### design/flow/design.v
module adder_32b (a , b, cin, cout, sum);
  input [31:0] a, b;
  input cin;
  output cout;
  output [31:0] sum;
  assign {cout, sum} = a + b + cin;
endmodule
module alu (a, b, ctrl, y, zero);
  input signed [31:0] a, b;
  input [2:0] ctrl;
  output [31:0] y;
  output zero;
  assign y =  (ctrl == 3'b000) ? (a & b) :
              (ctrl == 3'b001) ? (a | b) : 
              (ctrl == 3'b010) ? (a + b) :
              (ctrl == 3'b110) ? (a - b) : ((a<b) ? 32'd1: 32'd0);
  assign zero = (y == 32'd0) ? 1'b1 : 1'b0;
endmodule
module alu_controller (alu_op, func, operation);
  input [1:0] alu_op;
  input [5:0] func;
  output [2:0] operation;
  reg [2:0] operation;
  always @(alu_op, func)
  begin
    operation = 3'b000;
    if (alu_op == 2'b00)         
      operation = 3'b010;
    else if (alu_op == 2'b01)    
      operation = 3'b110;
    else if (alu_op == 2'b10)
      begin
        case (func)
          6'b100000: operation = 3'b010;   
          6'b100011: operation = 3'b110;   
          6'b100100: operation = 3'b000;   
          6'b100101: operation = 3'b001;   
          6'b101010: operation = 3'b111;   
          default:   operation = 3'b000;
        endcase
      end
      else 
          operation = 3'b111;  
  end
endmodule
module controller 
( opcode, func, zero, reg_dst, mem_to_reg,
 reg_write, alu_src, mem_read, mem_write, pc_src,
  operation, jSel, wRsel, jalSel, pcSel
                  );
    input [5:0] opcode;
    input [5:0] func;
    input zero;
    output  reg_dst, mem_to_reg, reg_write, alu_src, 
            mem_read, mem_write, pc_src ,jSel,wRsel,jalSel,pcSel ;
    reg     reg_dst, mem_to_reg, reg_write, 
            alu_src, mem_read, mem_write, jSel,
            wRsel, jalSel, pcSel, temp; 
    output [2:0] operation;
    reg [1:0] alu_op;     
    reg branch;   
    alu_controller ALU_CTRL(alu_op, func, operation);
    always @(opcode)
    begin
      {reg_dst, alu_src, mem_to_reg, reg_write, mem_read, mem_write, branch, alu_op,jSel,wRsel,jalSel,pcSel} = 13'b0;
      case (opcode)
        6'b000000 : {reg_dst, reg_write, alu_op ,jSel,wRsel} = 6'b111011;   
        6'b100011 : {alu_src, mem_to_reg, reg_write, mem_read,jSel,wRsel} = 6'b111111; 
        6'b101011 : {alu_src, mem_write,jSel} = 3'b111;                                 
        6'b000100 : {branch, alu_op,jSel} = 4'b1011; 
        6'b001001: {reg_write, alu_src,jSel,wRsel} = 4'b1111; 
        6'b000010:  ; 
        6'b000011: {reg_write,jalSel} = 2'b11 ; 
        6'b000110: {jSel,pcSel} = 2'b11 ; 
        6'b001010: {reg_write,wRsel,alu_src,alu_op,jSel} = 6'b111111; 
      endcase
    end
    assign pc_src = branch & zero;
endmodule
module mux2to1_32b (i0, i1, sel, y);
  input [31:0] i0, i1;
  input sel;
  output [31:0] y;
  assign y = (sel==1'b1) ? i1 : i0;
endmodule
module mux2to1_5b (i0, i1, sel, y);
  input [4:0] i0, i1;
  input sel;
  output [4:0] y;
  assign y = (sel==1'b1) ? i1 : i0;
endmodule
module reg_32b (d_in, sclr, ld, clk, d_out);
  input [31:0] d_in;
  input sclr, ld, clk;
  output [31:0] d_out;
  reg [31:0] d_out;
  always @(posedge clk)
  begin
    if (sclr==1'b1)
      d_out <= 32'd0;
    else if (ld)
      d_out <= d_in;
  end
endmodule
module reg_file (wr_data, rd_reg1, rd_reg2, wr_reg, reg_write, rst, clk, rd_data1, rd_data2);
  input [31:0] wr_data;
  input [4:0] rd_reg1, rd_reg2, wr_reg;
  input reg_write, rst, clk;
  output [31:0] rd_data1, rd_data2;
  reg [31:0] register_file [0:31];
  integer i;
  assign rd_data1 = (rd_reg1 == 5'b0) ? 32'd0 : register_file[rd_reg1];
  assign rd_data2 = (rd_reg2 == 5'b0) ? 32'd0 : register_file[rd_reg2];
  always @(posedge clk)
    if (rst == 1'b1)
      for (i=0; i<32 ; i=i+1 )
        register_file[i] <= 32'd0;
    else if (reg_write == 1'b1)
      if(wr_reg != 5'd0)
        register_file[wr_reg] <= wr_data;
endmodule
module shl2 (d_in, d_out);
  input [31:0] d_in;
  output [31:0] d_out;
  assign d_out = d_in << 2;
endmodule
module shl2_26bit (d_in, d_out);
  input [25:0] d_in;
  output [27:0] d_out;
  assign d_out = {d_in  , 2'b0};
endmodule
module sign_ext (d_in, d_out);
  input [15:0] d_in;
  output [31:0] d_out;
  assign d_out = {{16{d_in[15]}}, d_in};
endmodule
module datapath ( clk, rst, inst_adr, inst, data_adr,
data_out, data_in ,regDst, mem_to_reg, alu_src,
 pc_src, alu_ctrl, reg_write,zero, jalSel, wRsel, jSel, pcSel
                 );
  input  clk, rst;
  input jalSel,wRsel,jSel,pcSel;
  output [31:0] inst_adr;
  input  [31:0] inst;
  output [31:0] data_adr;
  output [31:0] data_out;
  input  [31:0] data_in;
  input  regDst, mem_to_reg, alu_src, pc_src, reg_write;
  input  [2:0] alu_ctrl;
  output zero;
  wire [31:0] pc_out;
  wire cout_pc_adder;
  wire [31:0] pc_plus4;
  wire cout_pc_adder2;
  wire [31:0] read_data1, read_data2;
  wire [31:0] sgn_ext_out;
  wire [31:0] mux2_out;
  wire [31:0] alu_out;
  wire [31:0] adder2_out;
  wire [31:0] shl2_out;
  wire [31:0] mux3_out;
  wire [31:0] mux4_out;
  wire [4:0]  mux1_out;
  wire [4:0] mux5_out;
  wire [31:0] mux6_out;
  wire [31:0] mux7_out;
  wire [31:0] mux8_out;
  wire [27:0] outShl ;
  wire [31:0] jAdr ;
  reg_32b PC(mux8_out, rst, 1'b1, clk, pc_out);
  adder_32b ADDER_PC (pc_out , 32'd4, 1'b0, cout_pc_adder, pc_plus4);
  adder_32b ADDER2_PC(pc_plus4, shl2_out, 1'b0, cout_pc_adder2, adder2_out);
  mux2to1_32b MUX_6(pc_plus4, adder2_out, pc_src, mux3_out);
  shl2 SHL2(sgn_ext_out, shl2_out);
  mux2to1_32b MUX_7(mux3_out,read_data1, pcSel , mux7_out);
  shl2_26bit SHL2_26to28(inst[25:0], outShl);
  mux2to1_32b MUX_8(jAdr,mux7_out, jSel , mux8_out);
  mux2to1_5b MUX_1(inst[20:16], inst[15:11], regDst, mux1_out);
  mux2to1_5b MUX_2(mux1_out, 5'd31 , jalSel, mux5_out);
  mux2to1_32b MUX_3(pc_plus4, mux4_out, wRsel, mux6_out);
  reg_file  RF(mux6_out, inst[25:21], inst[20:16], mux5_out, reg_write, rst, clk, read_data1, read_data2);
  sign_ext SGN_EXT(inst[15:0], sgn_ext_out);
  mux2to1_32b MUX_5(read_data2, sgn_ext_out, alu_src, mux2_out);
  alu ALU(read_data1, mux2_out, alu_ctrl, alu_out, zero);
  mux2to1_32b MUX_4(alu_out, data_in, mem_to_reg, mux4_out);
  assign inst_adr = pc_out;
  assign data_adr = alu_out;
  assign data_out = read_data2;
  assign jAdr = {pc_plus4[31:28],outShl};
endmodule
module mips_single_cycle 
(rst, clk, inst_adr, inst, data_adr, data_in,
 data_out, mem_read, mem_write);
  input rst, clk;
  output [31:0] inst_adr;
  input  [31:0] inst;
  output [31:0] data_adr;
  input  [31:0] data_in;
  output [31:0] data_out;
  output mem_read, mem_write;
  wire reg_dst, mem_to_reg, alu_src,
   pc_src, reg_write, zero,jalSel,wRsel,jSel,pcSel;
  wire [2:0] alu_ctrl;
  datapath DP(  
    clk, rst, inst_adr, inst, data_adr,
    data_out, data_in ,reg_dst, mem_to_reg, alu_src, 
    pc_src, alu_ctrl, reg_write,
    zero, jalSel, wRsel, jSel, pcSel
            );
  controller CU(  
    inst[31:26], inst[5:0], zero, reg_dst,
     mem_to_reg, reg_write, alu_src,
      mem_read, mem_write, pc_src, alu_ctrl,
       jSel, wRsel, jalSel, pcSel
                );
endmodule
### design/flow/run.sh
#!/bin/bash
# the make line also repeats each setting of config.mk as NAME=value (left out here)
make -C /OpenROAD-flow-scripts/flow DESIGN_CONFIG=/design/flow/config.mk WORK_HOME=/design/flow/orfs CLKGATE_MAP_FILE= finish
### design/flow/config.mk
export PLATFORM = sky130hd
export DESIGN_NAME = mips_single_cycle
export DESIGN_NICKNAME = mips_single_cycle
export VERILOG_FILES = /design/flow/design.v
export SDC_FILE = /design/flow/constraint.sdc
export NUM_CORES = 4
export LEC_CHECK = 0
export CAP_MARGIN = 20
export CELL_PAD_IN_SITES_DETAIL_PLACEMENT = 1
export CORE_ASPECT_RATIO = 1.15
export CORE_MARGIN = 9
export CORE_UTILIZATION = 67
export GPL_ROUTABILITY_DRIVEN = 0
export GPL_TIMING_DRIVEN = 0
export HOLD_SLACK_MARGIN = -0.08
export MIN_ROUTING_LAYER = met2
export SLEW_MARGIN = 25
export TNS_END_PERCENT = 30
### design/flow/constraint.sdc
create_clock -name core_clock -period 9.91 [get_ports {clk}]
set_input_delay 1.9820 -clock core_clock [delete_from_list [all_inputs] [get_ports {clk}]]
set_output_delay 1.9820 -clock core_clock [all_outputs]
set_load 0.01 [all_outputs]
==> flow_metrics.env, run 1 <==
# physical design summary
export IMPL_rows=118
export IMPL_post_synth_most_frequent_cells="nor2_1 (1195), edfxtp_1 (1024), mux4_2 (572)"
export IMPL_synth_area_sq_um=61500
export IMPL_synthArstFlopShare_pct=0
export IMPL_placed_cells_incl_taps=6247
export IMPL_synth_warnings=4
export IMPL_postSynth_topFlopCell="edfxtp_1"
export IMPL_chipArea_sq_um=103000
export IMPL_yosys_stat_seqShare_pct=51.1
export IMPL_synthSimpleGateAreaFrac_pct=10.9
export IMPL_core_util_floorplan_pct=67.9
export IMPL_yosys_mux_area_fraction_pct=23.9
export IMPL_synthesis_instances=4811
export IMPL_boundaryPins=164
export IMPL_die_height_um=343
export IMPL_top_cell_area_share_pct=50.0
export IMPL_error_message="[ERROR DPL-0033] detailed placement checks failed during check placement."
export IMPL_post_synth_xor_area_fraction_pct=0.755
export IMPL_synth_cellmix_adderShare_pct=2.66
export IMPL_yosys_stat_chipArea_sq_um=61500
export IMPL_placement_io_buffers=152
export IMPL_count_of_different_cell_masters_after_synthesis=91
export IMPL_synth_top_cells_by_area="edfxtp_1 (50%), mux4_2 (21%), nor2_1 (7.3%)"
export IMPL_post_dp_hpwl_um=235000
export IMPL_last_stage_reached="clock tree synthesis (4_1_cts)"
export IMPL_edf_count=1024
export IMPL_status="aborted with a tool error"
export IMPL_compound_share_synth_pct=7.05
export IMPL_synthMostInstantiatedCell="nor2_1"
export IMPL_syn_mean_instance_area_sq_um=12.8
export IMPL_synthesized_registers=1056
export IMPL_logic_family="multiplexers"
export IMPL_cell_count_in_the_yosys_report=4811
export IMPL_core_area_sq_um=90500
export IMPL_fp_dieW_um=300
export IMPL_synthDominantAreaCellType="edfxtp_1"
==> metrics by stage <==
stage                TNS, ns  setup WS, ns  instance area [sq um]
detailed placement  -1829.80         -3.72                  66000
global placement    -2476.65         -4.89                  64600
floorplan                  0         0.283                  61600
==> run 2, diff against run 1 <==
- ABC_AREA: default -> 0
- CELL_PAD_IN_SITES_DETAIL_PLACEMENT: 1 -> default
- CELL_PAD_IN_SITES_GLOBAL_PLACEMENT: default -> 1
- CORE_ASPECT_RATIO: 1.15 -> 0.73
- CORE_MARGIN: 9 -> 2
- CORE_UTILIZATION: 67 -> 71
- CTS_CLUSTER_DIAMETER: default -> 40
- CTS_CLUSTER_SIZE: default -> 37
- GPL_ROUTABILITY_DRIVEN: 0 -> 1
- GPL_TIMING_DRIVEN: 0 -> default
- HOLD_SLACK_MARGIN: -0.08 -> 0.3
- MAX_ROUTING_LAYER: default -> met4
- MIN_ROUTING_LAYER: met2 -> default
- PLACE_DENSITY_LB_ADDON: default -> 0.02
- SETUP_SLACK_MARGIN: default -> 1.43
- SLEW_MARGIN: 25 -> 10
- TNS_END_PERCENT: 30 -> 5
- clock period: 9.91 -> 5.99 ns (I/O delays scaled with it)
==> run 2 against run 1 <==
Net effect:
- synthesized area unchanged
- the run fails in global routing (5_1_grt)
- synthesized cell count unchanged
- die size down 14%
==> flow_metrics.env, run 2 <==
# physical design summary
export IMPL_synthSimpleGateAreaFrac_pct=10.9
export IMPL_placement_io_buffers=163
export IMPL_post_synth_xor_area_fraction_pct=0.755
export IMPL_synthesis_instances=4811
export IMPL_htreeDepth=3
export IMPL_dpl_cell_area_sq_um=70300
export IMPL_finalWeightedCongestion=1.13
export IMPL_synth_cellmix_adderShare_pct=2.66
export IMPL_error_message="[ERROR GRT-0232] Routing congestion too high. Check the congestion heatmap in the GUI."
export IMPL_synthDominantAreaCellType="edfxtp_1"
export IMPL_fp_dieW_um=348
export IMPL_die_height_um=255
export IMPL_placed_cells_incl_taps=6440
export IMPL_syn_mean_instance_area_sq_um=12.8
export IMPL_synth_top_cells_by_area="edfxtp_1 (50%), mux4_2 (21%), nor2_1 (7.3%)"
export IMPL_compound_share_synth_pct=7.05
export IMPL_chipArea_sq_um=89000
export IMPL_rows=92
export IMPL_post_dp_hpwl_um=150000
export IMPL_synthMostInstantiatedCell="nor2_1"
export IMPL_yosys_stat_chipArea_sq_um=61500
export IMPL_last_stage_reached="global routing (5_1_grt)"
export IMPL_core_area_sq_um=86100
export IMPL_postSynth_topFlopCell="edfxtp_1"
export IMPL_status="aborted with a tool error"
export IMPL_yosys_mux_area_fraction_pct=23.9
export IMPL_cell_count_in_the_yosys_report=4811
export IMPL_core_util_floorplan_pct=71.4
export IMPL_synth_area_sq_um=61500
export IMPL_synth_warnings=4
export IMPL_clkSinkCount=1056
export IMPL_synthesized_registers=1056
export IMPL_clock_tree_buffer_depth=3
export IMPL_count_of_different_cell_masters_after_synthesis=91
export IMPL_preCtsSetupSlack_ns=-2.05
export IMPL_grtUsageTotal_pct=79.6
export IMPL_edf_count=1024
export IMPL_yosys_stat_seqShare_pct=51.1
export IMPL_cts_inserted_buffers=112
export IMPL_cts_root_buffer="clkbuf_16"
export IMPL_post_synth_most_frequent_cells="nor2_1 (1195), edfxtp_1 (1024), mux4_2 (572)"
export IMPL_global_route_overflow_total=18
export IMPL_logic_family="multiplexers"
export IMPL_top_cell_area_share_pct=50.0
export IMPL_synthArstFlopShare_pct=0
export IMPL_boundaryPins=164
## run 2: routing by layer
metal  GRT usage (%)  overflow
met3            65.4         0
met1            81.9         1
met5               -         -
met2            91.8         7
met4            71.4        10
## run 2: timing repair
| item | in CTS |
|---|---|
| endpoints found under the setup margin | 1134 |
| buffers inserted | 93 |
| endpoints found under the hold margin | 0 |
| pin swaps | 94 |
| gates resized | 394 |
| hold buffers | 0 |
| cloned | 16 |
## run 2: stage by stage
step	power, mW	hold slack, ns	TNS [ns]
floorplan	11.3	0.492	-121.06
global placement	13.8	0.515	-613.08
detailed placement	13.9	0.518	-782.67
CTS	21.9	0.529	-68.06
==> run 3, diff against run 2 <==
- ABC_AREA: 0 -> default
- CELL_PAD_IN_SITES_GLOBAL_PLACEMENT: 1 -> default
- CORE_ASPECT_RATIO: 0.73 -> default
- CORE_UTILIZATION: 71 -> 57
- CTS_CLUSTER_DIAMETER: 40 -> default
- CTS_CLUSTER_SIZE: 37 -> default
- GPL_ROUTABILITY_DRIVEN: 1 -> default
- HOLD_SLACK_MARGIN: 0.3 -> default
- MAX_ROUTING_LAYER: met4 -> default
- PLACE_DENSITY_LB_ADDON: 0.02 -> default
- SETUP_SLACK_MARGIN: 1.43 -> 2.05
- SLEW_MARGIN: 10 -> 20
- TNS_END_PERCENT: 5 -> default
- clock period: 5.99 -> 7.32 ns (I/O delays scaled with it)
==> run 3 against run 2 <==
Net effect:
- the layout now fails its checks (negative setup slack)
- synthesized cell count unchanged
- die size up 24%
- synthesized area unchanged
==> flow_metrics.env, run 3 <==
# source this file to load flow results
export IMPL_max_cap_violations=0
export IMPL_finalCriticalPeriod_ns=7.85
export IMPL_clk_power_mw=5.81
export IMPL_chipArea_sq_um=111000
export IMPL_crit_required_ns=5.86
export IMPL_final_max_slew_viol_count=0
export IMPL_power_per_cell_area_nw_per_um2=233
export IMPL_core_util_floorplan_pct=57.4
export IMPL_synthesized_registers=1056
export IMPL_switching_power_mw=5.46
export IMPL_internal_power_mw=12.6
export IMPL_crit_path_end_kind="primary output"
export IMPL_crit_chain="buf_16, buf_8, buf_12, mux4_2, mux4_2, mux2i_4, buf_6, nor2_1, mux2i_1, buf_4, ha_4, or4_4, or3_4, a21oi_4, buf_4, buf_6, buf_6, o21ai_2, and3_1, o21ai_1, o211ai_1, buf_2"
export IMPL_synth_warnings=4
export IMPL_post_dp_hpwl_um=165000
export IMPL_cts_inserted_buffers=110
export IMPL_timing_critical_path_arrival_ns=6.39
export IMPL_synth_area_sq_um=61500
export IMPL_timing_critical_path_from_type="input pin"
export IMPL_ff_latch_area_sq_um=31400
export IMPL_compound_share_synth_pct=7.05
export IMPL_power_leader="sequential cells"
export IMPL_synth_top_cells_by_area="edfxtp_1 (50%), mux4_2 (21%), nor2_1 (7.3%)"
export IMPL_slew_margin_rel_pct=19.8
export IMPL_crit_path_frequent_cell="buf_6"
export IMPL_setup_reg_to_reg_worst_slack_ns=0.66
export IMPL_total_leakage_power_nw=28.6
export IMPL_synthArstFlopShare_pct=0
export IMPL_combinationalPower_mw=5.29
export IMPL_crit_path_max_fo=8
export IMPL_pg_seq_mw=6.99
export IMPL_clkSinkCount=1056
export IMPL_max_vdd_ir_drop_mv=0.218
export IMPL_power_share_combinational_pct=29.3
export IMPL_die_height_um=332
export IMPL_antenna_violations_before_repair=8
export IMPL_postSynth_topFlopCell="edfxtp_1"
export IMPL_worstSetupPathType="input pin to primary output"
export IMPL_mi_logic_area_sq_um=29700
export IMPL_initialDrtViolationCount=7380
export IMPL_skew_ns=0.0512
export IMPL_max_clock_freq_mhz=127
export IMPL_check_failures="negative setup slack"
export IMPL_grt_first_pass_wirelength_um=348000
export IMPL_tritoncts_clock_tree="done"
export IMPL_grt_pass1_vias=48900
export IMPL_finalWeightedCongestion=1.04
export IMPL_tool_warning_count=95
export IMPL_clock_transition_at_the_register_clock_pins_on_the_worst_setup_and_hold_paths_after_cts_ns=0.07
export IMPL_n_fill_cell=7231
export IMPL_endpoint="data_adr[14]"
export IMPL_synthMostInstantiatedCell="nor2_1"
export IMPL_synthDominantAreaCellType="edfxtp_1"
export IMPL_critical_path_reg2reg_endpoint="DP.PC.d_out[12]"
export IMPL_placement_io_buffers=163
export IMPL_min_path_type="register to register"
export IMPL_setup_slack_ns=-0.534
export IMPL_period_used_pct=107
export IMPL_sequentialPowerShare_pct=38.6
export IMPL_edf_count=1024
export IMPL_tightestPinTransition_ns=1.20
export IMPL_ff2ff_path_depth=28
export IMPL_htreeDepth=3
export IMPL_total_stage_count_of_the_critical_path=22
export IMPL_cell_count_in_the_yosys_report=4811
export IMPL_cts_hold_fix_buffers=0
export IMPL_synth_cellmix_adderShare_pct=2.66
export IMPL_synthToLayoutAreaGrowth_pct=26.1
export IMPL_holdPathStages=2
export IMPL_yosys_stat_chipArea_sq_um=61500
export IMPL_critical_path_slowest_cell="or4_4"
export IMPL_setup_viol=48
export IMPL_top_cell_area_share_pct=50.0
export IMPL_syn_mean_instance_area_sq_um=12.8
export IMPL_global_route_overflow_total=0
export IMPL_status="complete, but fails checks"
export IMPL_routed_wire_length_per_instance_um=35.0
export IMPL_totalWireLength_um=248000
export IMPL_post_synth_most_frequent_cells="nor2_1 (1195), edfxtp_1 (1024), mux4_2 (572)"
export IMPL_synthSimpleGateAreaFrac_pct=10.9
export IMPL_count_of_different_cell_masters_after_synthesis=91
export IMPL_fp_dieW_um=332
export IMPL_cp_buffers_inverters=9
export IMPL_clk_latency_ns=0.74
export IMPL_hold_viol=0
export IMPL_rows=120
export IMPL_vias_per_cell=6.99
export IMPL_power_share_clock_pct=32.1
export IMPL_grtUsageTotal_pct=44.7
export IMPL_preCtsSetupSlack_ns=-1.33
export IMPL_yosys_stat_seqShare_pct=51.1
export IMPL_critPathMaxStageDelay_ns=0.55
export IMPL_antenna_violating_nets_post_route=0
export IMPL_grt_max_degree=63
export IMPL_yosys_mux_area_fraction_pct=23.9
export IMPL_drt_pre_antenna_iters=6
export IMPL_power_consumption_mw=18.1
export IMPL_design_final_nets=5776
export IMPL_routed_via_count=49500
export IMPL_cts_root_buffer="clkbuf_16"
export IMPL_boundaryPins=164
export IMPL_post_synth_xor_area_fraction_pct=0.755
export IMPL_clock_tree_buffer_depth=3
export IMPL_netSwitchingFraction_pct=30.2
export IMPL_logic_family="multiplexers"
export IMPL_core_area_sq_um=107000
export IMPL_synthesis_instances=4811
export IMPL_rsz_0062_raised_after_global_routing="true"
export IMPL_setup_worst_path_start="inst[16]"
export IMPL_crit_family="multiplexers"
export IMPL_drc_errors_left=0
export IMPL_regToRegStartpoint="DP.RF.register_file[8][11]"
## run 3: metal layers
metal,wire length [um],GRT usage [%],vias to the layer above
met5,55,0,-
met4,19800,30.9,8
met3,34200,11.5,943
met2,112000,68.4,4115
met1,81700,56.4,24500
li1,-,-,19900
## run 3: metrics by stage
| stage | utilization, % | hold slack (ns) | area (sq um) | instances | setup TNS (ns) |
|---|---|---|---|---|---|
| global placement | 66.3 | 0.556 | 71000 | 6758 | -186.89 |
| CTS | 71.5 | 0.573 | 76500 | 7036 | -5.38 |
| floorplan | - | 0.492 | 62500 | 4842 | -0.115 |
| detailed placement | 66.3 | 0.565 | 71000 | 6758 | -217.14 |
| global route | 72.4 | 0.592 | 77500 | 7076 | -14.79 |
| finish | 72.4 | 0.578 | 77500 | 7079 | -8.89 |
## run 3: what timing repair did
action                      CTS  global route
resized                     325           177
setup buffers                60            36
setup endpoints to repair  1105          1233
cloned                       14             3
pin swaps                    80            92
hold endpoints to repair      0             0
## run 3: cell type report
cell class / instances / share of cell area (%)
Inverter: 117 / 0.570
Tap cell: 1403 / 2.26
Sequential cell: 1056 / 40.5
Multi-Input combinational cell: 3212 / 38.4
Timing Repair Buffer: 1084 / 13.6
Antenna cell: 3 / 0.00968
Clock buffer: 134 / 3.69
Clock inverter: 70 / 1.06
==> run 4, diff against run 3 <==
- CAP_MARGIN: 20 -> 0
- CORE_ASPECT_RATIO: default -> 1.45
- CORE_UTILIZATION: 57 -> 72
- CTS_CLUSTER_DIAMETER: default -> 347
- CTS_CLUSTER_SIZE: default -> 10
- HOLD_SLACK_MARGIN: default -> 0.28
- PLACE_DENSITY_LB_ADDON: default -> 0.13
- SETUP_SLACK_MARGIN: 2.05 -> 1.39
- TNS_END_PERCENT: default -> 40
- clock period: 7.32 -> 5.64 ns (I/O delays scaled with it)
==> run 4 against run 3 <==
Net effect:
- the run now fails in global routing (5_1_grt)
- synthesized cell count unchanged
- synthesized area did not move
- die size decreased by 21%
==> flow_metrics.env, run 4 <==
# physical design summary
export IMPL_status="aborted with a tool error"
export IMPL_last_stage_reached="global routing (5_1_grt)"
export IMPL_error_message="[ERROR GRT-0116] Global routing finished with congestion. Check the congestion regions in the DRC Viewer."
export IMPL_die_height_um=356
export IMPL_rows=129
export IMPL_postSynth_topFlopCell="edfxtp_1"
export IMPL_htreeDepth=3
export IMPL_synth_cellmix_adderShare_pct=2.66
export IMPL_placement_io_buffers=163
export IMPL_edf_count=1024
export IMPL_synthesized_registers=1056
export IMPL_synth_warnings=4
export IMPL_yosys_stat_seqShare_pct=51.1
export IMPL_clock_tree_buffer_depth=3
export IMPL_clkSinkCount=1056
export IMPL_core_area_sq_um=84900
export IMPL_top_cell_area_share_pct=50.0
export IMPL_dpl_cell_area_sq_um=71500
export IMPL_cts_hold_fix_buffers=0
export IMPL_yosys_mux_area_fraction_pct=23.9
export IMPL_grtUsageTotal_pct=96.6
export IMPL_synthMostInstantiatedCell="nor2_1"
export IMPL_synth_area_sq_um=61500
export IMPL_syn_mean_instance_area_sq_um=12.8
export IMPL_synth_top_cells_by_area="edfxtp_1 (50%), mux4_2 (21%), nor2_1 (7.3%)"
export IMPL_synthArstFlopShare_pct=0
export IMPL_core_util_floorplan_pct=72.4
export IMPL_cts_root_buffer="clkbuf_16"
export IMPL_compound_share_synth_pct=7.05
export IMPL_synthSimpleGateAreaFrac_pct=10.9
export IMPL_logic_family="multiplexers"
export IMPL_synthesis_instances=4811
export IMPL_count_of_different_cell_masters_after_synthesis=91
export IMPL_yosys_stat_chipArea_sq_um=61500
export IMPL_global_route_overflow_total=2512
export IMPL_fp_dieW_um=247
export IMPL_chipArea_sq_um=87800
export IMPL_post_synth_xor_area_fraction_pct=0.755
export IMPL_cell_count_in_the_yosys_report=4811
export IMPL_post_dp_hpwl_um=183000
export IMPL_synthDominantAreaCellType="edfxtp_1"
export IMPL_boundaryPins=164
export IMPL_post_synth_most_frequent_cells="nor2_1 (1195), edfxtp_1 (1024), mux4_2 (572)"
export IMPL_placed_cells_incl_taps=6544
export IMPL_finalWeightedCongestion=1.12
export IMPL_cts_inserted_buffers=115
==> run 4: per-layer routing <==
metal | GRT usage (%) | GRT overflow
met3 | 89.4 | 218
met2 | 105 | 1263
met1 | 94.0 | 195
met4 | 101 | 793
met5 | 74.4 | 43
==> run 4: per-stage QoR <==
step	hold slack [ns]	worst slack (ns)	util (%)	power, mW	setup TNS, ns
floorplan	0.492	-1.12	-	12.0	-292.36
global placement	0.511	-2.58	84.2	15.1	-1355.53
detailed placement	0.530	-2.67	84.2	15.3	-1501.44
CTS	0.527	-1.79	92.2	23.2	-463.97
==> run 4: timing repair <==
| action | CTS |
|---|---|
| cloned | 27 |
| pin swaps | 108 |
| endpoints found under the setup margin | 1878 |
| buffers inserted | 105 |
| resized | 607 |
==> run 5, diff against run 4 <==
- HOLD_SLACK_MARGIN: 0.28 -> default
- PLACE_DENSITY: default -> 0.42
- PLACE_DENSITY_LB_ADDON: 0.13 -> default
- clock period: 5.64 -> 5.66 ns (I/O delays scaled with it)
==> run 5 against run 4 <==
Net effect:
- the run again fails in global routing (5_1_grt)
- synthesized cell count unchanged
- die size unchanged
- synthesized area unchanged
==> flow_metrics.env, run 5 <==
# physical design summary
export IMPL_status="aborted with a tool error"
export IMPL_last_stage_reached="global routing (5_1_grt)"
export IMPL_error_message="[ERROR GRT-0116] Global routing finished with congestion. Check the congestion regions in the DRC Viewer."
export IMPL_yosys_mux_area_fraction_pct=23.9
export IMPL_edf_count=1024
export IMPL_cts_root_buffer="clkbuf_16"
export IMPL_top_cell_area_share_pct=50.0
export IMPL_clkSinkCount=1056
export IMPL_finalWeightedCongestion=1.08
export IMPL_cts_hold_fix_buffers=0
export IMPL_rows=129
export IMPL_core_area_sq_um=84900
export IMPL_placed_cells_incl_taps=6550
export IMPL_postSynth_topFlopCell="edfxtp_1"
export IMPL_core_util_floorplan_pct=72.4
export IMPL_cell_count_in_the_yosys_report=4811
export IMPL_cts_inserted_buffers=115
export IMPL_global_route_overflow_total=2115
export IMPL_syn_mean_instance_area_sq_um=12.8
export IMPL_preCtsSetupSlack_ns=-2.47
export IMPL_synthesis_instances=4811
export IMPL_synthDominantAreaCellType="edfxtp_1"
export IMPL_chipArea_sq_um=87800
export IMPL_yosys_stat_chipArea_sq_um=61500
export IMPL_die_height_um=356
export IMPL_logic_family="multiplexers"
export IMPL_synth_top_cells_by_area="edfxtp_1 (50%), mux4_2 (21%), nor2_1 (7.3%)"
export IMPL_grtUsageTotal_pct=95.6
export IMPL_synthSimpleGateAreaFrac_pct=10.9
export IMPL_boundaryPins=164
export IMPL_synth_cellmix_adderShare_pct=2.66
export IMPL_htreeDepth=3
export IMPL_dpl_cell_area_sq_um=71500
export IMPL_synthArstFlopShare_pct=0
export IMPL_post_dp_hpwl_um=187000
export IMPL_synthesized_registers=1056
export IMPL_synth_warnings=4
export IMPL_placement_io_buffers=163
export IMPL_clock_tree_buffer_depth=3
export IMPL_post_synth_most_frequent_cells="nor2_1 (1195), edfxtp_1 (1024), mux4_2 (572)"
export IMPL_yosys_stat_seqShare_pct=51.1
export IMPL_post_synth_xor_area_fraction_pct=0.755
export IMPL_synthMostInstantiatedCell="nor2_1"
export IMPL_count_of_different_cell_masters_after_synthesis=91
export IMPL_compound_share_synth_pct=7.05
export IMPL_synth_area_sq_um=61500
export IMPL_fp_dieW_um=247
-- run 5: layer usage --
metal,track usage (%),overflow
met3,88.6,168
met2,104,1035
met4,99.6,743
met1,93.4,133
met5,71.1,36
-- run 5: what timing repair did --
action / CTS
hold endpoints to repair: 0
cloned: 15
endpoints found under the setup margin: 1892
pin swaps: 94
setup buffers: 109
gates resized: 395
==> run 6, diff against run 5 <==
- ABC_AREA: default -> 0
- CAP_MARGIN: 0 -> 20
- CELL_PAD_IN_SITES_GLOBAL_PLACEMENT: default -> 1
- CORE_ASPECT_RATIO: 1.45 -> 0.73
- CORE_UTILIZATION: 72 -> 54
- CTS_CLUSTER_DIAMETER: 347 -> 172
- CTS_CLUSTER_SIZE: 10 -> default
- GPL_ROUTABILITY_DRIVEN: default -> 1
- HOLD_SLACK_MARGIN: default -> 0.07
- MAX_ROUTING_LAYER: default -> met4
- PLACE_DENSITY: 0.42 -> default
- PLACE_DENSITY_LB_ADDON: default -> 0.02
- SETUP_SLACK_MARGIN: 1.39 -> default
- SLEW_MARGIN: 20 -> 10
- TNS_END_PERCENT: 40 -> default
- clock period: 5.66 -> 7.63 ns (I/O delays scaled with it)
==> run 6 against run 5 <==
Net effect:
- the layout now fails its checks (negative setup slack)
- synthesized cell count unchanged
- die size is 33% higher
- synthesized area is the same
==> flow_metrics.env, run 6 <==
# source this file to load flow results
export IMPL_status="complete, but fails checks"
export IMPL_check_failures="negative setup slack"
export IMPL_synthToLayoutAreaGrowth_pct=26.8
export IMPL_highest_utilization_routing_layer_at_the_global_route_stage="met1"
export IMPL_routed_wire_length_per_instance_um=34.0
export IMPL_totalWireLength_um=245000
export IMPL_critPathMaxStageDelay_ns=0.54
export IMPL_synthesis_instances=4811
export IMPL_vias_per_cell=6.87
export IMPL_slew_margin_rel_pct=18.9
export IMPL_finalCriticalPeriod_ns=8.22
export IMPL_max_clock_freq_mhz=122
export IMPL_synth_cellmix_adderShare_pct=2.66
export IMPL_boundaryPins=164
export IMPL_synthArstFlopShare_pct=0
export IMPL_synth_top_cells_by_area="edfxtp_1 (50%), mux4_2 (21%), nor2_1 (7.3%)"
export IMPL_min_path_type="register to register"
export IMPL_synth_area_sq_um=61500
export IMPL_regToRegStartpoint="DP.RF.register_file[7][0]"
export IMPL_compound_share_synth_pct=7.05
export IMPL_cell_count_in_the_yosys_report=4811
export IMPL_switching_power_mw=5.18
export IMPL_syn_mean_instance_area_sq_um=12.8
export IMPL_combinationalPower_mw=5.13
export IMPL_grt_first_pass_wirelength_um=344000
export IMPL_crit_path_max_fo=8
export IMPL_timing_critical_path_from_type="input pin"
export IMPL_antenna_violations_before_repair=3
export IMPL_clkSinkCount=1056
export IMPL_skew_ns=0.0550
export IMPL_pg_seq_mw=6.70
export IMPL_critical_path_slowest_cell="or4_4"
export IMPL_design_final_nets=5811
export IMPL_postSynth_topFlopCell="edfxtp_1"
export IMPL_count_of_different_cell_masters_after_synthesis=91
export IMPL_rows=105
export IMPL_die_height_um=292
export IMPL_tightestPinTransition_ns=1.22
export IMPL_antenna_violating_nets_post_route=0
export IMPL_clock_tree_buffer_depth=3
export IMPL_yosys_mux_area_fraction_pct=23.9
export IMPL_total_stage_count_of_the_critical_path=27
export IMPL_tritoncts_clock_tree="done"
export IMPL_n_fill_cell=7895
export IMPL_yosys_stat_chipArea_sq_um=61500
export IMPL_drt_pre_antenna_iters=6
export IMPL_globalRouteMet2Util_pct=59.9
export IMPL_total_leakage_power_nw=28.6
export IMPL_top_cell_area_share_pct=50.0
export IMPL_post_synth_xor_area_fraction_pct=0.755
export IMPL_setup_slack_ns=-0.586
export IMPL_post_synth_most_frequent_cells="nor2_1 (1195), edfxtp_1 (1024), mux4_2 (572)"
export IMPL_placement_io_buffers=163
export IMPL_timing_critical_path_arrival_ns=6.69
export IMPL_preCtsSetupSlack_ns=-1.17
export IMPL_core_util_floorplan_pct=54.6
export IMPL_cts_inserted_buffers=103
export IMPL_max_vdd_ir_drop_mv=0.181
export IMPL_post_dp_hpwl_um=158000
export IMPL_n_antenna_cell=0
export IMPL_hold_viol=0
export IMPL_global_route_usage_met3_pct=10.9
export IMPL_clk_latency_ns=0.74
export IMPL_ff2ff_path_depth=32
export IMPL_cts_root_buffer="clkbuf_16"
export IMPL_chipArea_sq_um=117000
export IMPL_tool_warning_count=93
export IMPL_routed_via_count=49400
export IMPL_period_used_pct=108
export IMPL_global_route_overflow_total=0
export IMPL_synthMostInstantiatedCell="nor2_1"
export IMPL_sequentialPowerShare_pct=39.3
export IMPL_worstSetupPathType="input pin to primary output"
export IMPL_endpoint="data_adr[26]"
export IMPL_initialDrtViolationCount=8090
export IMPL_synth_warnings=4
export IMPL_power_share_clock_pct=30.6
export IMPL_power_per_cell_area_nw_per_um2=219
export IMPL_synthDominantAreaCellType="edfxtp_1"
export IMPL_gr_usage_met1_pct=60.0
export IMPL_rsz_0062_raised_after_global_routing="true"
export IMPL_fp_dieW_um=399
export IMPL_final_max_slew_viol_count=0
export IMPL_internal_power_mw=11.8
export IMPL_crit_required_ns=6.10
export IMPL_yosys_stat_seqShare_pct=51.1
export IMPL_clk_power_mw=5.20
export IMPL_setup_reg_to_reg_worst_slack_ns=0.71
export IMPL_crit_path_frequent_cell="buf_6"
export IMPL_netSwitchingFraction_pct=30.4
export IMPL_hold_worst_slack_ns=0.516
export IMPL_logic_family="multiplexers"
export IMPL_fin_setup_tns_ns=-8.31
export IMPL_grtUsageTotal_pct=42.9
export IMPL_max_cap_violations=0
export IMPL_core_area_sq_um=113000
export IMPL_setup_worst_path_start="inst[16]"
export IMPL_critical_path_reg2reg_endpoint="DP.PC.d_out[8]"
export IMPL_grt_max_degree=46
export IMPL_drc_errors_left=0
export IMPL_clock_transition_at_the_register_clock_pins_on_the_worst_setup_and_hold_paths_after_cts_ns=0.07
export IMPL_grt_pass1_vias=47900
export IMPL_dpl_cell_area_sq_um=70500
export IMPL_crit_path_end_kind="primary output"
export IMPL_power_leader="sequential cells"
export IMPL_crit_family="buffers and inverters"
export IMPL_stdcell_area_sq_um=77900
export IMPL_cp_buffers_inverters=13
export IMPL_synthesized_registers=1056
export IMPL_setup_viol=48
export IMPL_power_share_combinational_pct=30.1
export IMPL_htreeDepth=3
export IMPL_cts_hold_fix_buffers=0
export IMPL_holdPathStages=2
export IMPL_synthSimpleGateAreaFrac_pct=10.9
export IMPL_edf_count=1024
export IMPL_finalWeightedCongestion=0.999
-- run 6: cell type report --
class | count | area, sq um | area share [%]
Sequential cell | 1056 | 31400 | 40.3
Inverter | 117 | 448 | 0.575
Multi-Input combinational cell | 3212 | 30000 | 38.5
Clock buffer | 125 | 2680 | 3.44
Timing Repair Buffer | 1126 | 10900 | 14.0
Tap cell | 1498 | 1870 | 2.40
Clock inverter | 62 | 652 | 0.836
-- run 6: per-layer routing --
metal | vias to the layer above | share of wire, % | wire length (um)
li1 | 20000 | - | -
met1 | 24800 | 37 | 90600
met2 | 3996 | 43 | 105000
met3 | 671 | 15 | 35800
met4 | 0 | 5.2 | 12700
met5 | - | 0 | 0
-- run 6: metrics by stage --
step	power, mW	cells	util (%)
2_1_floorplan	8.87	4842	-
3_3_place_gp	11.0	6824	62.6
3_5_place_dp	11.1	6824	62.6
4_1_cts	16.6	7127	67.7
5_1_grt	17.5	7196	69.2
6_report	17.0	7196	69.2
-- run 6: repair_timing --
action	4_1_cts	5_1_grt
setup buffers	110	97
setup endpoints to repair	45	61
endpoints found under the hold margin	0	0
cloned	12	7
resized	353	286
pin swaps	80	125
==> run 7, diff against run 6 <==
- ABC_AREA: 0 -> default
- CELL_PAD_IN_SITES_GLOBAL_PLACEMENT: 1 -> default
- CORE_ASPECT_RATIO: 0.73 -> default
- CORE_UTILIZATION: 54 -> 58
- CTS_CLUSTER_DIAMETER: 172 -> default
- GPL_ROUTABILITY_DRIVEN: 1 -> default
- HOLD_SLACK_MARGIN: 0.07 -> default
- MAX_ROUTING_LAYER: met4 -> default
- PLACE_DENSITY_LB_ADDON: 0.02 -> default
- SLEW_MARGIN: 10 -> 20
- clock period: 7.63 -> 5.99 ns (I/O delays scaled with it)
==> run 7 against run 6 <==
Net effect:
- register-to-register slack worse by 1.7 ns
- non-clock buffer count is 74 higher
- synthesized cell count stayed put
- synthesized area stayed put
- the layout still fails its checks (negative setup slack)
- critical path type unchanged
- core utilization is 6.1 points higher
- sequential power is 27% higher
- wire length is 3.6% higher
- cell count is 0.24% lower
- design area is 1.8% higher
- combinational power is 37% higher
- worst setup slack worse by 0.82 ns
- largest power group unchanged
==> flow_metrics.env, run 7 <==
# source this file to load flow results
export IMPL_worstSetupPathType="input pin to primary output"
export IMPL_vias_per_cell=7.02
export IMPL_setup_slack_ns=-1.41
export IMPL_synthSimpleGateAreaFrac_pct=10.9
export IMPL_critPathMaxStageDelay_ns=0.50
export IMPL_post_dp_hpwl_um=168000
export IMPL_crit_required_ns=4.79
export IMPL_edf_count=1024
export IMPL_synth_top_cells_by_area="edfxtp_1 (50%), mux4_2 (21%), nor2_1 (7.3%)"
export IMPL_grt_pass1_vias=49700
export IMPL_hold_worst_slack_ns=0.538
export IMPL_regToRegStartpoint="DP.RF.register_file[7][1]"
export IMPL_die_height_um=330
export IMPL_cts_root_buffer="clkbuf_16"
export IMPL_chipArea_sq_um=109000
export IMPL_crit_path_end_kind="primary output"
export IMPL_sequentialPowerShare_pct=38.3
export IMPL_tool_warning_count=95
export IMPL_synthToLayoutAreaGrowth_pct=29.0
export IMPL_logic_family="multiplexers"
export IMPL_boundaryPins=164
export IMPL_max_vdd_ir_drop_mv=0.283
export IMPL_netSwitchingFraction_pct=31.0
export IMPL_core_util_floorplan_pct=58.4
export IMPL_cts_hold_fix_buffers=0
export IMPL_grt_max_degree=62
export IMPL_synth_cellmix_adderShare_pct=2.66
export IMPL_top_cell_area_share_pct=50.0
export IMPL_cell_count_in_the_yosys_report=4811
export IMPL_synthArstFlopShare_pct=0
export IMPL_total_stage_count_of_the_critical_path=21
export IMPL_total_leakage_power_nw=29.4
export IMPL_status="complete, but fails checks"
export IMPL_power_consumption_mw=22.3
export IMPL_setup_worst_path_start="inst[16]"
export IMPL_min_path_type="register to register"
export IMPL_placed_cells_incl_taps=6807
export IMPL_yosys_stat_seqShare_pct=51.1
export IMPL_grtUsageTotal_pct=46.4
export IMPL_clock_tree_buffer_depth=3
export IMPL_clk_power_mw=6.71
export IMPL_hold_viol=0
export IMPL_ff2ff_path_depth=31
export IMPL_tritoncts_clock_tree="done"
export IMPL_synth_warnings=4
export IMPL_antenna_violations_before_repair=2
export IMPL_switching_power_mw=6.91
export IMPL_compound_share_synth_pct=7.05
export IMPL_check_failures="negative setup slack"
export IMPL_period_used_pct=123
export IMPL_timing_critical_path_arrival_ns=6.20
export IMPL_htreeDepth=3
export IMPL_finalNonFillerCells=7179
export IMPL_grt_first_pass_wirelength_um=353000
export IMPL_power_share_combinational_pct=31.6
export IMPL_yosys_mux_area_fraction_pct=23.9
export IMPL_clkSinkCount=1056
export IMPL_crit_family="AND-OR/OR-AND gates"
export IMPL_crit_chain="buf_16, buf_8, buf_16, mux4_2, mux4_2, mux2i_2, nor2_2, mux2i_4, buf_6, ha_4, o21ba_4, or4_4, a21boi_4, a221oi_4, o211a_1, o41a_1, o31a_1, a221o_1, a21oi_4, inv_2, buf_6"
export IMPL_post_synth_most_frequent_cells="nor2_1 (1195), edfxtp_1 (1024), mux4_2 (572)"
export IMPL_cp_buffers_inverters=6
export IMPL_synthesized_registers=1056
export IMPL_totalWireLength_um=253000
export IMPL_power_per_cell_area_nw_per_um2=281
export IMPL_synth_area_sq_um=61500
export IMPL_power_share_clock_pct=30.1
export IMPL_endpoint="data_adr[31]"
export IMPL_synthesis_instances=4811
export IMPL_initialDrtViolationCount=7761
export IMPL_critical_path_reg2reg_endpoint="DP.PC.d_out[8]"
export IMPL_post_synth_xor_area_fraction_pct=0.755
export IMPL_combinationalPower_mw=7.05
export IMPL_fp_dieW_um=330
export IMPL_timing_critical_path_from_type="input pin"
export IMPL_postSynth_topFlopCell="edfxtp_1"
export IMPL_count_of_different_cell_masters_after_synthesis=91
export IMPL_finalWeightedCongestion=1.06
export IMPL_power_leader="sequential cells"
export IMPL_syn_mean_instance_area_sq_um=12.8
export IMPL_slew_margin_rel_pct=23.2
export IMPL_utilization_pct=75.3
export IMPL_max_clock_freq_mhz=135
export IMPL_skew_ns=0.0709
export IMPL_drc_errors_left=0
export IMPL_internal_power_mw=15.4
export IMPL_drt_pre_antenna_iters=8
export IMPL_rows=119
export IMPL_clk_latency_ns=0.74
export IMPL_design_final_nets=5889
export IMPL_final_max_slew_viol_count=0
export IMPL_core_area_sq_um=105000
export IMPL_synthDominantAreaCellType="edfxtp_1"
export IMPL_rsz_0062_raised_after_global_routing="true"
export IMPL_setup_viol=655
export IMPL_pg_seq_mw=8.54
export IMPL_tightestPinTransition_ns=1.15
export IMPL_preCtsSetupSlack_ns=-2.04
export IMPL_setup_reg_to_reg_worst_slack_ns=-0.94
export IMPL_crit_path_max_fo=8
export IMPL_max_cap_violations=0
export IMPL_global_route_overflow_total=0
export IMPL_finalCriticalPeriod_ns=7.40
export IMPL_critical_path_slowest_cell="mux4_2"
export IMPL_cts_inserted_buffers=107
export IMPL_holdPathStages=2
export IMPL_yosys_stat_chipArea_sq_um=61500
export IMPL_routed_via_count=50400
export IMPL_routed_wire_length_per_instance_um=35.3
export IMPL_antenna_violating_nets_post_route=0
export IMPL_placement_io_buffers=163
export IMPL_synthMostInstantiatedCell="nor2_1"
export IMPL_clock_transition_at_the_register_clock_pins_on_the_worst_setup_and_hold_paths_after_cts_ns=0.06
==> run 7: layout make-up <==
cell class                 count  area, sq um
sequential                  1056        31400
antenna                        5         12.5
clock buffer                 127         2820
fill                        6806        25900
clock inverter                71          633
inverter                     117          449
multi-input combinational   3212        30500
tap                         1391         1740
timing repair buffer        1200        11800
==> run 7: timing repair <==
item | 4_1_cts | 5_1_grt
cloned | 13 | 9
hold endpoints to repair | 0 | 0
setup endpoints to repair | 801 | 870
pin swaps | 132 | 104
gates resized | 500 | 207
buffers inserted | 106 | 61
==> run 7: per-stage QoR <==
| stage | instance area [sq um] | setup TNS, ns |
|---|---|---|
| after floorplan | 62400 | -101.52 |
| after global placement | 71400 | -957.73 |
| after detailed placement | 71400 | -1000.75 |
| after CTS | 77900 | -135.99 |
| after global routing | 79300 | -339.80 |
| final | 79300 | -273.76 |
==> run 7: routing by layer <==
metal  track usage (%)  up-vias  share of wire, %
met2              70.4     4414                45
met1              57.2    24800                31
met5                 0        -                 0
met4              31.7        0               8.1
met3              14.7     1038                16
li1                  -    20100                 -
==> run 8, diff against run 7 <==
- ABC_AREA: default -> 1
- CORE_UTILIZATION: 58 -> 15
- CTS_CLUSTER_SIZE: default -> 27
- GPL_ROUTABILITY_DRIVEN: default -> 1
- GPL_TIMING_DRIVEN: default -> 0
- SETUP_SLACK_MARGIN: default -> 0.89
- clock period: 5.99 -> 9.65 ns (I/O delays scaled with it)
==> run 8 against run 7 <==
Net effect:
- now clean on timing, DRC and antenna
- critical endpoint is now DP.PC.d_out[27]
- first-iteration DRC count increased by 120%
- count of clock-buffer cells in the layout up 44
- clock power down about 20%
- largest power group is now clock
- core utilization fell by 55 points
- synthesized cell count rose by 72%
- design area grew 11%
==> flow_metrics.env, run 8 <==
# source this file to load flow results
export IMPL_synthArstFlopShare_pct=0
export IMPL_chipArea_sq_um=439000
export IMPL_die_height_um=663
export IMPL_max_clock_freq_mhz=111
export IMPL_placement_io_buffers=157
export IMPL_max_vdd_ir_drop_mv=0.132
export IMPL_critical_path_reg2reg_endpoint="DP.PC.d_out[27]"
export IMPL_totalWireLength_um=591000
export IMPL_yosys_stat_chipArea_sq_um=65100
export IMPL_post_synth_xor_area_fraction_pct=0.821
export IMPL_period_used_pct=93.5
export IMPL_power_share_combinational_pct=32.0
export IMPL_sequentialPowerShare_pct=33.8
export IMPL_holdPathStages=2
export IMPL_status="finished clean"
export IMPL_skew_ns=0.127
export IMPL_synthMostInstantiatedCell="nor2_1"
export IMPL_htreeDepth=4
export IMPL_drc_errors_left=0
export IMPL_final_max_slew_viol_count=0
export IMPL_crit_path_frequent_cell="buf_4"
export IMPL_setup_worst_path_start="inst[18]"
export IMPL_top_cell_area_share_pct=47.3
export IMPL_postSynth_topFlopCell="edfxtp_1"
export IMPL_crit_family="buffers and inverters"
export IMPL_slew_margin_rel_pct=3.24
export IMPL_initialDrtViolationCount=16900
export IMPL_synthToLayoutAreaGrowth_pct=34.9
export IMPL_post_dp_hpwl_um=429000
export IMPL_cp_buffers_inverters=29
export IMPL_clock_transition_at_the_register_clock_pins_on_the_worst_setup_and_hold_paths_after_cts_ns=0.06
export IMPL_antenna_violations_before_repair=135
export IMPL_routed_wire_length_per_instance_um=40.0
export IMPL_synthesized_registers=1056
export IMPL_tritoncts_clock_tree="done"
export IMPL_finalWeightedCongestion=1.07
export IMPL_dpl_cell_area_sq_um=77300
export IMPL_power_share_clock_pct=34.2
export IMPL_clk_power_mw=5.40
export IMPL_tool_warning_count=93
export IMPL_setup_reg_to_reg_worst_slack_ns=2.10
export IMPL_post_synth_most_frequent_cells="nor2_1 (2123), o21ai_0 (1130), nand2_1 (1030)"
export IMPL_rsz_0062_raised_after_global_routing="true"
export IMPL_power_leader="clock"
export IMPL_fp_dieW_um=663
export IMPL_grtUsageTotal_pct=25.4
export IMPL_internal_power_mw=9.57
export IMPL_timing_critical_path_arrival_ns=9.74
export IMPL_clk_latency_ns=0.93
export IMPL_syn_mean_instance_area_sq_um=7.88
export IMPL_worstSetupPathType="input pin to register"
export IMPL_min_path_type="register to register"
export IMPL_synthSimpleGateAreaFrac_pct=23.6
export IMPL_drt_pre_antenna_iters=14
export IMPL_core_util_floorplan_pct=15.1
export IMPL_grt_pass1_vias=70600
export IMPL_design_final_nets=9048
export IMPL_hold_viol=0
export IMPL_ff2ff_path_depth=50
export IMPL_tightestPinTransition_ns=1.45
export IMPL_finalCriticalPeriod_ns=9.02
export IMPL_yosys_mux_area_fraction_pct=0
export IMPL_antenna_violating_nets_post_route=0
export IMPL_synth_warnings=4
export IMPL_boundaryPins=164
export IMPL_setup_viol=0
export IMPL_endpoint="DP.PC.d_out[27]"
export IMPL_synth_top_cells_by_area="edfxtp_1 (47%), nor2_1 (12%), o21ai_0 (8.7%)"
export IMPL_grt_max_degree=33
export IMPL_pg_seq_mw=5.33
export IMPL_routed_via_count=81900
export IMPL_clock_tree_buffer_depth=4
export IMPL_global_route_overflow_total=0
export IMPL_fin_setup_tns_ns=0
export IMPL_crit_required_ns=10.37
export IMPL_total_stage_count_of_the_critical_path=51
export IMPL_crit_path_max_fo=10
export IMPL_crit_path_end_kind="register"
export IMPL_cell_count_in_the_yosys_report=8259
export IMPL_vias_per_cell=5.54
export IMPL_regToRegStartpoint="DP.RF.register_file[10][15]"
export IMPL_total_leakage_power_nw=32.2
export IMPL_synthDominantAreaCellType="edfxtp_1"
export IMPL_power_per_cell_area_nw_per_um2=180
export IMPL_grt_first_pass_wirelength_um=733000
export IMPL_compound_share_synth_pct=17.7
export IMPL_switching_power_mw=6.21
export IMPL_core_area_sq_um=432000
export IMPL_cts_inserted_buffers=144
export IMPL_netSwitchingFraction_pct=39.3
export IMPL_synthesis_instances=8259
export IMPL_timing_critical_path_from_type="input pin"
export IMPL_cts_root_buffer="clkbuf_16"
export IMPL_synth_cellmix_adderShare_pct=2.52
export IMPL_rows=241
export IMPL_edf_count=1024
export IMPL_yosys_stat_seqShare_pct=48.2
export IMPL_clkSinkCount=1056
export IMPL_logic_family="simple AND/OR/NAND/NOR gates"
export IMPL_critPathMaxStageDelay_ns=1.02
export IMPL_critical_path_slowest_cell="o211ai_1"
export IMPL_count_of_different_cell_masters_after_synthesis=49
export IMPL_synth_area_sq_um=65100
export IMPL_combinationalPower_mw=5.05
export IMPL_max_cap_violations=0
export IMPL_stdcell_area_sq_um=87800
-- run 8: what timing repair did --
item,in CTS,in global routing
cloned,0,6
endpoints found under the setup margin,1086,91
hold buffers,0,0
hold endpoints to repair,0,0
buffers inserted,67,66
pin swaps,71,100
resized,918,439
-- run 8: area by class of cell --
class / count / area, sq um
Multi-Input combinational cell: 6022 / 31700
Fill cell: 48000 / 344000
Clock buffer: 171 / 3730
Sequential cell: 1056 / 31400
Buffer: 687 / 5230
Antenna cell: 135 / 338
Clock inverter: 66 / 596
Inverter: 525 / 2070
Tap cell: 5710 / 7140
Timing Repair Buffer: 417 / 5570
-- run 8: routing by layer --
metal	vias up	track usage, %	routed length, um
met5	-	3.42	3210
met4	82	18.7	55200
met3	2838	15.2	101000
met2	9247	33.9	223000
met1	39900	29.1	209000
li1	29900	-	-
-- run 8: through the flow --
step | util [%] | setup WS, ns | hold slack, ns | std cells | total power [mW]
finish | 20.3 | 0.629 | 0.658 | 14800 | 15.8
global route | 20.3 | 0.692 | 0.681 | 14700 | 15.8
CTS | 19.8 | 0.868 | 0.638 | 14600 | 15.1
detailed placement | 17.9 | -3.54 | 0.619 | 14300 | 9.51
global placement | 17.1 | -4.42 | 0.613 | 14200 | 9.42
floorplan | - | 2.02 | 0.567 | 8290 | 7.14
==> run 9, diff against run 8 <==
- CAP_MARGIN: 20 -> 25
- CELL_PAD_IN_SITES_DETAIL_PLACEMENT: default -> 1
- CORE_UTILIZATION: 15 -> 62
- CTS_CLUSTER_DIAMETER: default -> 165
- CTS_CLUSTER_SIZE: 27 -> 94
- GPL_ROUTABILITY_DRIVEN: 1 -> 0
- GPL_TIMING_DRIVEN: 0 -> default
- HOLD_SLACK_MARGIN: default -> -0.03
- MAX_ROUTING_LAYER: default -> met4
- PLACE_DENSITY_LB_ADDON: default -> 0.01
- SETUP_SLACK_MARGIN: 0.89 -> default
- clock period: 9.65 -> 13.4 ns (I/O delays scaled with it)
==> run 9 against run 8 <==
Net effect:
- the run now fails in global routing (5_1_grt)
- synthesized cell count unchanged
- synthesized area unchanged
- die size decreased by 76%
==> flow_metrics.env, run 9 <==
# physical design summary
export IMPL_status="aborted with a tool error"
export IMPL_last_stage_reached="global routing (5_1_grt)"
export IMPL_error_message="[ERROR GRT-0232] Routing congestion too high. Check the congestion heatmap in the GUI."
export IMPL_top_cell_area_share_pct=47.3
export IMPL_global_route_overflow_total=459
export IMPL_core_area_sq_um=104000
export IMPL_post_synth_xor_area_fraction_pct=0.821
export IMPL_syn_mean_instance_area_sq_um=7.88
export IMPL_synthArstFlopShare_pct=0
export IMPL_synthesis_instances=8259
export IMPL_synthSimpleGateAreaFrac_pct=23.6
export IMPL_clock_tree_buffer_depth=3
export IMPL_dpl_cell_area_sq_um=67600
export IMPL_logic_family="simple AND/OR/NAND/NOR gates"
export IMPL_core_util_floorplan_pct=62.7
export IMPL_yosys_stat_seqShare_pct=48.2
export IMPL_compound_share_synth_pct=17.7
export IMPL_post_synth_most_frequent_cells="nor2_1 (2123), o21ai_0 (1130), nand2_1 (1030)"
export IMPL_synth_top_cells_by_area="edfxtp_1 (47%), nor2_1 (12%), o21ai_0 (8.7%)"
export IMPL_clkSinkCount=1056
export IMPL_cts_inserted_buffers=17
export IMPL_synthDominantAreaCellType="edfxtp_1"
export IMPL_die_height_um=328
export IMPL_synthesized_registers=1056
export IMPL_post_dp_hpwl_um=208000
export IMPL_placement_io_buffers=163
export IMPL_cts_setup_buffers=0
export IMPL_synth_cellmix_adderShare_pct=2.52
export IMPL_cts_hold_fix_buffers=0
export IMPL_synth_warnings=4
export IMPL_count_of_different_cell_masters_after_synthesis=49
export IMPL_edf_count=1024
export IMPL_yosys_stat_chipArea_sq_um=65100
export IMPL_synth_area_sq_um=65100
export IMPL_grtUsageTotal_pct=85.6
export IMPL_rows=118
export IMPL_htreeDepth=1
export IMPL_cts_repair_resize_count=0
export IMPL_fp_dieW_um=328
export IMPL_cell_count_in_the_yosys_report=8259
export IMPL_postSynth_topFlopCell="edfxtp_1"
export IMPL_cts_root_buffer="clkbuf_16"
export IMPL_synthMostInstantiatedCell="nor2_1"
export IMPL_yosys_mux_area_fraction_pct=0
export IMPL_chipArea_sq_um=108000
export IMPL_boundaryPins=164
## run 9: metal layers
layer	global-route usage, %	overflow
met5	-	-
met4	80.0	145
met3	76.1	80
met2	95.0	182
met1	85.8	52
## run 9: stage by stage
step | instances | util, % | worst slack, ns | hold WS [ns] | power [mW]
after CTS | 9330 | 65.6 | 1.56 | 0.748 | 7.43
after detailed placement | 9306 | 65.1 | 1.81 | 0.673 | 6.14
after global placement | 9304 | 65.0 | 2.18 | 0.629 | 5.95
after floorplan | 8290 | - | 4.27 | 0.567 | 5.14
==> run 10, diff against run 9 <==
- ABC_AREA: 1 -> default
- CAP_MARGIN: 25 -> 20
- CELL_PAD_IN_SITES_DETAIL_PLACEMENT: 1 -> default
- CORE_UTILIZATION: 62 -> 40
- CTS_CLUSTER_DIAMETER: 165 -> default
- CTS_CLUSTER_SIZE: 94 -> default
- HOLD_SLACK_MARGIN: -0.03 -> default
- MAX_ROUTING_LAYER: met4 -> default
- PLACE_DENSITY_LB_ADDON: 0.01 -> default
- SLEW_MARGIN: 20 -> 25
- TNS_END_PERCENT: default -> 30
- clock period: 13.4 -> 11.0 ns (I/O delays scaled with it)
==> run 10 against run 9 <==
Net effect:
- the run now finishes clean
- synthesized area is 5.5% lower
- die size is 46% higher
- synthesized cell count is 42% lower
==> flow_metrics.env, run 10 <==
# source this file to load flow results
export IMPL_skew_ns=0.0531
export IMPL_setup_reg_to_reg_worst_slack_ns=2.99
export IMPL_pg_seq_mw=4.64
export IMPL_post_synth_most_frequent_cells="nor2_1 (1195), edfxtp_1 (1024), mux4_2 (572)"
export IMPL_synthesized_registers=1056
export IMPL_max_clock_freq_mhz=92.2
export IMPL_netSwitchingFraction_pct=29.9
export IMPL_tritoncts_clock_tree="done"
export IMPL_synthMostInstantiatedCell="nor2_1"
export IMPL_critical_path_slowest_cell="a211oi_1"
export IMPL_final_max_slew_viol_count=0
export IMPL_power_share_clock_pct=34.2
export IMPL_cts_setup_buffers=0
export IMPL_endpoint="data_adr[30]"
export IMPL_cell_count_in_the_yosys_report=4811
export IMPL_crit_family="AND-OR/OR-AND gates"
export IMPL_regToRegStartpoint="DP.RF.register_file[15][0]"
export IMPL_total_stage_count_of_the_critical_path=18
export IMPL_period_used_pct=98.6
export IMPL_switching_power_mw=3.22
export IMPL_clk_power_mw=3.69
export IMPL_synth_top_cells_by_area="edfxtp_1 (50%), mux4_2 (21%), nor2_1 (7.3%)"
export IMPL_synthSimpleGateAreaFrac_pct=10.9
export IMPL_slew_margin_rel_pct=22.1
export IMPL_edf_count=1024
export IMPL_logic_family="multiplexers"
export IMPL_count_of_different_cell_masters_after_synthesis=91
export IMPL_routed_wire_length_per_instance_um=33.2
export IMPL_grt_max_degree=79
export IMPL_tool_warning_count=89
export IMPL_setup_slack_ns=0.157
export IMPL_yosys_mux_area_fraction_pct=23.9
export IMPL_status="finished clean"
export IMPL_min_path_type="register to register"
export IMPL_clock_tree_buffer_depth=3
export IMPL_global_route_overflow_total=0
export IMPL_grt_first_pass_wirelength_um=329000
export IMPL_preCtsSetupSlack_ns=0.285
export IMPL_hold_viol=0
export IMPL_compound_share_synth_pct=7.05
export IMPL_power_leader="sequential cells"
export IMPL_clk_latency_ns=0.74
export IMPL_sequentialPowerShare_pct=43.1
export IMPL_total_leakage_power_nw=24.3
export IMPL_crit_chain="buf_4, or3_2, buf_4, o221ai_1, a221oi_1, a211oi_1, inv_1, ha_1, nand4_1, a2111oi_0, a21oi_1, a2111oi_2, buf_4, o211ai_1, o21ai_0, mux2_2, o211ai_1, clkdlybuf4s50_1"
export IMPL_grtUsageTotal_pct=29.3
export IMPL_combinationalPower_mw=2.44
export IMPL_fp_dieW_um=396
export IMPL_initialDrtViolationCount=6732
export IMPL_timing_critical_path_from_type="input pin"
export IMPL_synthToLayoutAreaGrowth_pct=13.6
export IMPL_timing_critical_path_arrival_ns=8.64
export IMPL_cts_root_buffer="clkbuf_16"
export IMPL_placed_cells_incl_taps=6808
export IMPL_synthDominantAreaCellType="edfxtp_1"
export IMPL_cts_inserted_buffers=112
export IMPL_internal_power_mw=7.55
export IMPL_max_cap_violations=0
export IMPL_drc_errors_left=0
export IMPL_syn_mean_instance_area_sq_um=12.8
export IMPL_core_util_floorplan_pct=40.4
export IMPL_die_height_um=396
export IMPL_setup_viol=0
export IMPL_crit_path_frequent_cell="buf_4"
export IMPL_boundaryPins=164
export IMPL_crit_required_ns=8.80
export IMPL_cp_buffers_inverters=5
export IMPL_tightestPinTransition_ns=1.17
export IMPL_ff2ff_path_depth=22
export IMPL_rows=143
export IMPL_finalCriticalPeriod_ns=10.84
export IMPL_critical_path_reg2reg_endpoint="DP.PC.d_out[13]"
export IMPL_power_per_cell_area_nw_per_um2=154
export IMPL_cts_repair_resize_count=0
export IMPL_totalWireLength_um=233000
export IMPL_worstSetupPathType="input pin to primary output"
export IMPL_max_vdd_ir_drop_mv=0.152
export IMPL_vias_per_cell=6.52
export IMPL_clock_transition_at_the_register_clock_pins_on_the_worst_setup_and_hold_paths_after_cts_ns=0.07
export IMPL_crit_path_end_kind="primary output"
export IMPL_synth_area_sq_um=61500
export IMPL_antenna_violating_nets_post_route=0
export IMPL_yosys_stat_chipArea_sq_um=61500
export IMPL_crit_path_max_fo=16
export IMPL_critPathMaxStageDelay_ns=0.81
export IMPL_post_dp_hpwl_um=146000
export IMPL_rsz_0062_raised_after_global_routing="false"
export IMPL_core_area_sq_um=152000
export IMPL_finalNonFillerCells=7014
export IMPL_routed_via_count=45700
export IMPL_cts_hold_fix_buffers=0
export IMPL_htreeDepth=3
export IMPL_chipArea_sq_um=157000
export IMPL_synthArstFlopShare_pct=0
export IMPL_synth_warnings=4
export IMPL_setup_worst_path_start="inst[24]"
export IMPL_power_share_combinational_pct=22.7
export IMPL_synth_cellmix_adderShare_pct=2.66
export IMPL_grt_pass1_vias=45100
export IMPL_yosys_stat_seqShare_pct=51.1
export IMPL_post_synth_xor_area_fraction_pct=0.755
export IMPL_top_cell_area_share_pct=50.0
export IMPL_clkSinkCount=1056
export IMPL_antenna_violations_before_repair=3
export IMPL_design_final_nets=5087
export IMPL_synthesis_instances=4811
export IMPL_fin_setup_tns_ns=0
export IMPL_n_antenna_cell=0
export IMPL_placement_io_buffers=163
export IMPL_postSynth_topFlopCell="edfxtp_1"
export IMPL_drt_pre_antenna_iters=6
export IMPL_holdPathStages=2
[run 10: layer usage]
metal / GRT usage, % / vias up / part of all wire, %
li1: - / 18500 / -
met1: 38.1 / 23200 / 36
met2: 46.6 / 3345 / 46
met3: 6.96 / 652 / 13
met4: 13.3 / 4 / 5.1
met5: 0.185 / - / 0.022
[run 10: area by class of cell]
class	instances	area [sq um]
clock buffers	136	2940
clock inverters	70	553
well taps	2030	2540
repair buffers	393	3610
flip-flops and latches	1056	31400
fillers	13600	82400
multi-input cells	3212	28400
inverters	117	439
[run 10: per-stage QoR]
step / hold slack [ns] / utilization (%) / power (mW) / instance area (sq um)
after floorplan: 0.492 / - / 6.13 / 61600
after global placement: 0.512 / 43.6 / 7.08 / 66300
after detailed placement: 0.513 / 43.6 / 7.10 / 66300
after CTS: 0.524 / 45.9 / 10.7 / 69800
after global routing: 0.561 / 45.9 / 11.1 / 69800
final: 0.517 / 45.9 / 10.8 / 69800
No activity file was given, so power comes from the tool's default toggle rates.
